exp/maple:
// Cfu
module Cfu (
  input               cmd_valid,
  output              cmd_ready,
  input      [9:0]    cmd_payload_function_id,
  input      [31:0]   cmd_payload_inputs_0,
  input      [31:0]   cmd_payload_inputs_1,
  output reg          rsp_valid,
  input               rsp_ready,
  output reg [31:0]   rsp_payload_outputs_0,
  input               reset,
  input               clk
);
Size: roughly 2300 cells after synthesis, ~98 flip-flops, about 110 I/O pins.
==> flow/config.mk <==
export PLATFORM = sky130hd
export DESIGN_NAME = Cfu
export DESIGN_NICKNAME = Cfu
export VERILOG_FILES = /design/flow/design.v
export SDC_FILE = /design/flow/constraint.sdc
export NUM_CORES = 4
export LEC_CHECK = 0
export ABC_AREA = 1
export CAP_MARGIN = 20
export CORE_ASPECT_RATIO = 0.5
export CORE_MARGIN = 2
export CORE_UTILIZATION = 40
export CTS_CLUSTER_DIAMETER = 54
export CTS_CLUSTER_SIZE = 99
export GPL_ROUTABILITY_DRIVEN = 0
export MAX_ROUTING_LAYER = met4
export PLACE_DENSITY_LB_ADDON = 0.06
export SETUP_SLACK_MARGIN = -1.25
export SLEW_MARGIN = 20
export TNS_END_PERCENT = 5
==> flow/constraint.sdc <==
create_clock -name core_clock -period 13.5 [get_ports {clk}]
set_input_delay 2.7000 -clock core_clock [delete_from_list [all_inputs] [get_ports {clk}]]
set_output_delay 2.7000 -clock core_clock [all_outputs]
set_load 0.01 [all_outputs]
run.sh (not shown) runs the stock make flow with config.mk's settings and CLKGATE_MAP_FILE=.
Changes in exp/sierra relative to exp/maple:
==> flow/config.mk <==
export PLATFORM = sky130hd
export DESIGN_NAME = Cfu
export DESIGN_NICKNAME = Cfu
export VERILOG_FILES = /design/flow/design.v
export SDC_FILE = /design/flow/constraint.sdc
export NUM_CORES = 4
export LEC_CHECK = 0
export CAP_MARGIN = 20
export CORE_MARGIN = 2
export CORE_UTILIZATION = 40
export SLEW_MARGIN = 20
==> results <==
The met2 wire length in exp/maple is 0.908 times that in exp/sierra. exp/sierra: critical path depth is about 7% lower than what exp/maple reported. | cell area after layout | exp/sierra vs exp/maple | worse |. Diff exp/maple -> exp/sierra: non-clock buffer count grew by 117, relative area change from synthesis to final layout higher, share of cell area taken by flip-flops and latches now smaller, average routed wire per standard cell went up.
Here is what was changed in the inputs of exp/pepper compared with exp/sierra.
--- a/flow/config.mk
+++ b/flow/config.mk
@@ -7,5 +7,9 @@
 export LEC_CHECK = 0
-export CAP_MARGIN = 20
-export CORE_MARGIN = 2
+export CAP_MARGIN = 35
+export CORE_MARGIN = 6
 export CORE_UTILIZATION = 40
+export CTS_CLUSTER_DIAMETER = 285
+export GPL_ROUTABILITY_DRIVEN = 0
+export GPL_TIMING_DRIVEN = 0
+export SETUP_SLACK_MARGIN = 3.81
 export SLEW_MARGIN = 20
### Flow results
exp/pepper went all the way through the flow, and no timing, DRC or antenna check failed.
exp/pepper has count of clock-buffer cells in the layout below what exp/sierra had.
exp/pepper against exp/sierra: utilization decreased 0.89 points.
The inputs of exp/delta differ from those of exp/pepper as listed below.
==> flow/config.mk <==
export PLATFORM = sky130hd
export DESIGN_NAME = Cfu
export DESIGN_NICKNAME = Cfu
export VERILOG_FILES = /design/flow/design.v
export SDC_FILE = /design/flow/constraint.sdc
export NUM_CORES = 4
export LEC_CHECK = 0
export CAP_MARGIN = 20
export CORE_MARGIN = 2
export CORE_UTILIZATION = 40
export HOLD_SLACK_MARGIN = 0.29
export SLEW_MARGIN = 20
export TNS_END_PERCENT = 20
--- outcome ---
Row number of cells traversed by the worst register-to-register path: exp/delta lower / exp/pepper higher
Final area, exp/delta and exp/pepper, higher one = exp/delta.
The higher final net count of exp/delta and exp/pepper is in exp/delta.
For total area of sequential cells, exp/delta and exp/pepper come out practically identical.
Post-route fraction of the period consumed by the critical path: exp/delta and exp/pepper compared, lower one is exp/pepper
The overall fraction of global-route tracks in use reported for exp/delta is greater than that of exp/pepper by 0.25 points.
Comparing exp/pepper against exp/delta, there is no change at all in area of the mapped netlist.
On exp/delta: critical path depth is 1 lower than what exp/pepper gave.
Compared with exp/pepper, exp/delta shows height of the die lower by about 3.8%.

Starting RTL as in the previous note.
Settings: LEC_CHECK=0, CAP_MARGIN=20, CORE_MARGIN=2, CORE_UTILIZATION=71, CTS_CLUSTER_SIZE=35, SLEW_MARGIN=20; clock period 12.7 ns.
The baseline stopped in 5_1_grt.
==> next run, changes <==
--- a/flow/config.mk
+++ b/flow/config.mk
@@ -7,2 +7,3 @@
 export LEC_CHECK = 0
+export ABC_AREA = 1
 export CAP_MARGIN = 20
@@ -10,3 +11,10 @@
 export CORE_UTILIZATION = 71
-export CTS_CLUSTER_SIZE = 35
-export SLEW_MARGIN = 20
+export CTS_CLUSTER_DIAMETER = 224
+export CTS_CLUSTER_SIZE = 15
+export GPL_ROUTABILITY_DRIVEN = 1
+export MAX_ROUTING_LAYER = met5
+export MIN_ROUTING_LAYER = met1
+export PLACE_DENSITY_LB_ADDON = 0.25
+export SETUP_SLACK_MARGIN = -0.16
+export SLEW_MARGIN = 40
+export TNS_END_PERCENT = 5
What happened: This time the run finished with setup timing left; synthesized cell count is higher by a quarter to a third; area after synthesis went up by a few percent; die size goes up by a few percent.

Setup of job 101:
Cfu again, from the RTL that the note above started with.
make LEC_CHECK=0 CAP_MARGIN=0 CORE_MARGIN=2 CORE_UTILIZATION=72 CTS_CLUSTER_SIZE=23 PLACE_DENSITY=0.64 SETUP_SLACK_MARGIN=1.39 SLEW_MARGIN=20 finish   # period 11.1 ns
Job 101 never completed, since it errored out during global routing.
[inputs] job 102 vs job 101
Settings: CTS_CLUSTER_SIZE removed (was 23); SETUP_SLACK_MARGIN removed (was 1.39); PLACE_DENSITY removed (was 0.64); CORE_UTILIZATION changed from 72 to 66; CAP_MARGIN changed from 0 to 20; the clock period (ns, I/O delays scaled along) changed from 11.1 to 11.2.
Results
[flow] job 102 | stages: complete | final checks: fail | reason: setup timing. Job 102 against job 101: total clock sinks shows no meaningful change; post-CTS resize count lost 1; gate count of the mapped netlist roughly the same. Comparing job 102 against job 101, there is no change at all in number of nets in the synthesized netlist. Number of buffers inserted by post-CTS setup repair of job 102 falls short of that of job 101 by more than a quarter.
diff inputs: job 102 => job 103
Settings: CORE_UTILIZATION changed from 66 to 51; the clock period (ns, I/O delays scaled along) changed from 11.2 to 13.5.
--- outcome ---
FAIL: job 102; every other run in job 102 and job 103 is clean. Summary of job 103 over job 102: parity-gate share of the synthesized area counting xor and xnor cells now sits at about the same level, number of global-route vias before repair moved down, via count went down 10%, simple logic cell fraction of the synthesized area ~0 delta. Going from job 102 to job 103, mean number of vias per cell lower, critical path depth went down by 2, multi-input combinational cell count flat. The final cell count reported for job 103 is greater than that of job 102 by 0.80%.
[inputs] job 104 vs job 103
Settings: CTS_CLUSTER_SIZE now 72, previously not set; HOLD_SLACK_MARGIN now -0.09, previously not set; CORE_UTILIZATION now 72, was 51; PLACE_DENSITY_LB_ADDON now 0.24, previously not set; TNS_END_PERCENT now 5, previously not set.
--- outcome ---
Chip width in job 104 vs job 103: down about 15%
For instance tally after logic synthesis, job 103 and job 104 come out practically identical.
Yosys stat chip area: job 103 vs job 104 — no meaningful difference
Job 104 is listed as incomplete: the tool reported an error in global routing and the run ended there.
Job 103 completed every stage of the flow, and the final layout passed the timing, design-rule and antenna checks.

v35:
The RTL this note starts from:
==> flow/design.v <==
module PE (
	in_a,
	in_b,
	out_c
);
input	[15:0] in_a;  
input	[15:0] in_b;  
output	[9:0] out_c;
wire    [7:0] psum_l0[3:0];  
wire    [8:0] psum_l1[1:0];
assign psum_l0[0] = in_a[ 3: 0] * in_b[ 3: 0];   
assign psum_l0[1] = in_a[ 7: 4] * in_b[ 7: 4];
assign psum_l0[2] = in_a[11: 8] * in_b[11: 8];
assign psum_l0[3] = in_a[15:12] * in_b[15:12];
assign psum_l1[0] = psum_l0[0] + psum_l0[1];     
assign psum_l1[1] = psum_l0[2] + psum_l0[3];
assign out_c = psum_l1[0] + psum_l1[1];          
endmodule
module Bitblade (
	mode,
	in_a,
	in_b,
    out_c
);
input	mode;
input   [63:0] in_a;
input   [63:0] in_b;
output  [17:0] out_c;
wire    [15:0] pe_in_a[3:0];
wire    [15:0] pe_in_b[3:0];
wire    [ 9:0] pe_out_c[3:0];
wire	[31:0] aw, ax, ay, az;
wire	[31:0] bw, bx, by, bz;
assign aw = {in_a[60+4-1:60], in_a[52+4-1:52], in_a[44+4-1:44], in_a[36+4-1:36]};
assign ax = {in_a[56+4-1:56], in_a[48+4-1:48], in_a[40+4-1:40], in_a[32+4-1:32]};
assign ay = {in_a[28+4-1:28], in_a[20+4-1:20], in_a[12+4-1:12], in_a[ 4+4-1: 4]};
assign az = {in_a[24+4-1:24], in_a[16+4-1:16], in_a[ 8+4-1: 8], in_a[ 0+4-1: 0]};
assign bw = {in_b[60+4-1:60], in_b[52+4-1:52], in_b[44+4-1:44], in_b[36+4-1:36]};
assign bx = {in_b[56+4-1:56], in_b[48+4-1:48], in_b[40+4-1:40], in_b[32+4-1:32]};
assign by = {in_b[28+4-1:28], in_b[20+4-1:20], in_b[12+4-1:12], in_b[ 4+4-1: 4]};
assign bz = {in_b[24+4-1:24], in_b[16+4-1:16], in_b[ 8+4-1: 8], in_b[ 0+4-1: 0]};
assign pe_in_a[0] = (mode) ? aw : ay;
assign pe_in_a[1] = (mode) ? ax : az;
assign pe_in_a[2] = ay;
assign pe_in_a[3] = az;
assign pe_in_b[0] = (mode) ? bw : by;
assign pe_in_b[1] = (mode) ? bx : by;
assign pe_in_b[2] = (mode) ? by : bz;
assign pe_in_b[3] = bz;
PE pe0( .in_a(pe_in_a[0]), .in_b(pe_in_b[0]), .out_c(pe_out_c[0]));
PE pe1( .in_a(pe_in_a[1]), .in_b(pe_in_b[1]), .out_c(pe_out_c[1]));
PE pe2( .in_a(pe_in_a[2]), .in_b(pe_in_b[2]), .out_c(pe_out_c[2]));
PE pe3( .in_a(pe_in_a[3]), .in_b(pe_in_b[3]), .out_c(pe_out_c[3]));
assign out_c = (pe_out_c[0] << (mode ? 0 : 8)) + (pe_out_c[1] << (mode ? 0 : 4)) + (pe_out_c[2] << (mode ? 0 : 4)) + (pe_out_c[3] << (mode ? 0 : 0));
endmodule
module Cfu (
  input               cmd_valid,
  output              cmd_ready,
  input      [9:0]    cmd_payload_function_id,
  input      [31:0]   cmd_payload_inputs_0,
  input      [31:0]   cmd_payload_inputs_1,
  output reg          rsp_valid,
  input               rsp_ready,
  output reg [31:0]   rsp_payload_outputs_0,
  input               reset,
  input               clk
);
wire  [2:0] opcode;
wire  is_setting_mode, is_resetting_acc, is_accumlating, is_loading_upper;
reg         mode;  
reg   [31:0] upper_bitblade_in_a;
reg   [31:0] upper_bitblade_in_b;
wire  [63:0] bitblade_in_a;
wire  [63:0] bitblade_in_b;
wire  [31:0] bitblade_out_c;
assign opcode = cmd_payload_function_id[2:0];
assign is_setting_mode =  (cmd_valid) && (opcode == 0);
assign is_resetting_acc = (cmd_valid) && (opcode == 1);
assign is_loading_upper = (cmd_valid) && (opcode == 2);
assign is_accumlating =   (cmd_valid) && (opcode == 3);
always @(posedge clk) begin
  if (reset)
    mode <= 0;  
  else if (is_setting_mode)
    mode <= cmd_payload_function_id[3];
end
assign cmd_ready = ~rsp_valid;
always @(posedge clk) begin
  if (reset)          rsp_valid <= 1'b0;
  else if (rsp_valid) rsp_valid <= ~rsp_ready;   
  else if (cmd_valid) rsp_valid <= 1'b1;         
end
always @(posedge clk) begin
  if (reset)
    rsp_payload_outputs_0 <= 32'b0;
  else if (is_resetting_acc)
    rsp_payload_outputs_0 <= 32'b0;
  else if (is_accumlating)
    rsp_payload_outputs_0 <= rsp_payload_outputs_0 + bitblade_out_c;
end
always @(posedge clk) begin
  if (reset)                  upper_bitblade_in_a <= 0;
  else if (is_loading_upper)  upper_bitblade_in_a <= cmd_payload_inputs_0;
end
always @(posedge clk) begin
  if (reset)                  upper_bitblade_in_b <= 0;
  else if (is_loading_upper)  upper_bitblade_in_b <= cmd_payload_inputs_1;
end
assign bitblade_in_a = {upper_bitblade_in_a, cmd_payload_inputs_0};
assign bitblade_in_b = {upper_bitblade_in_b, cmd_payload_inputs_1};
Bitblade bitblade(
  .mode(mode),
  .in_a(bitblade_in_a),
  .in_b(bitblade_in_b),
  .out_c(bitblade_out_c)
);
endmodule
make LEC_CHECK=0 ABC_AREA=1 CAP_MARGIN=20 CORE_MARGIN=2 CORE_UTILIZATION=72 CTS_CLUSTER_DIAMETER=236 CTS_CLUSTER_SIZE=15 HOLD_SLACK_MARGIN=-0.09 MAX_ROUTING_LAYER=met4 PLACE_DENSITY_LB_ADDON=0.19 SLEW_MARGIN=20 TNS_END_PERCENT=5 finish   # period 11.4 ns
v35 did not finish; a tool error ended it in global routing (5_1_grt).
The inputs of v45 differ from those of v35 as listed below.
- a deleted CTS_CLUSTER_SIZE that had been 15
- a change of CORE_UTILIZATION from 72 to 57
- a deleted CTS_CLUSTER_DIAMETER that had been 236
- an added SETUP_SLACK_MARGIN of -0.27
- a deleted PLACE_DENSITY_LB_ADDON that had been 0.19
- a change of the clock period (ns, I/O delays scaled along) from 11.4 to 9.31
Results
- v45: flow complete, layout not clean; failing: setup timing
- Core box area went up by more than a quarter going from v35 to v45.
- Diff v35 -> v45: sink count of the clock tree now sits at about the same level, starting utilization of the core area lower, worst setup slack before clock tree synthesis fell 1510 ps.
- On register bit count reported by yosys, v35 and v45 are neck and neck.
- The synthesized cell count on v45 is in line with that on v35.
- On v45: final RePlAce weighted congestion is 0.016 lower than what v35 gave.
- Compared v45 vs v35, and die height is up in v45.
- The number of standard-cell rows in the floorplan in v45 is 1.13 times that in v35.
- v45 vs v35: instance count after placement with tap cells included up in v45
--- input diff v45..v56 ---
- putting CTS_CLUSTER_SIZE at 36 where nothing was set
- swapping 57 for 71 in CORE_UTILIZATION
- clearing MAX_ROUTING_LAYER, which used to be met4
- clearing SETUP_SLACK_MARGIN, which used to be -0.27
- clearing TNS_END_PERCENT, which used to be 5
- clearing HOLD_SLACK_MARGIN, which used to be -0.09
- clearing ABC_AREA, which used to be 1
- swapping 9.31 for 12.7 in the clock period (ns, I/O delays scaled along)
### Flow results
v56 terminated abnormally: global routing (5_1_grt) reported GRT-0232. Part of the Yosys area used for sequential elements (lower): v45. v56 vs. v45: die size down 6800 um^2, simple-gate share of the synthesized area down 8.9 points. Between v56 and v45, the number of nets in the synthesized netlist is lower for v56. When v56 is measured against v45, its standard-cell row count turns out about 13% lower.
Edits applied to the flow inputs when going from v56 to v47:
- a deleted CTS_CLUSTER_SIZE that had been 36
- a change of CORE_UTILIZATION from 71 to 17
- a change of the clock period (ns, I/O delays scaled along) from 12.7 to 15.3
--- outcome ---
- Looking at the reports, v47 completed the entire flow and the layout it produced met the timing, design-rule and antenna checks.
- Placed standard-cell area of v47 falls short of that of v56 slightly.
- The number of hold-repair buffers added at the cts stage of v47 and that of v56 are within noise of each other.
- Diff v56..v47 | number of synthesized flops with an enable pin | unchanged
- On v47: pre-CTS setup slack is 1810 ps higher than what v56 gave.
- Compared with v56, v47 shows post-detailed-placement half-perimeter wirelength that has gone down by a few percent.
- Die: v47 bigger than v56
- On synthesis area per yosys, v56 and v47 are neck and neck.
- Re register bit count reported by yosys: no difference whatsoever between v56 and v47.
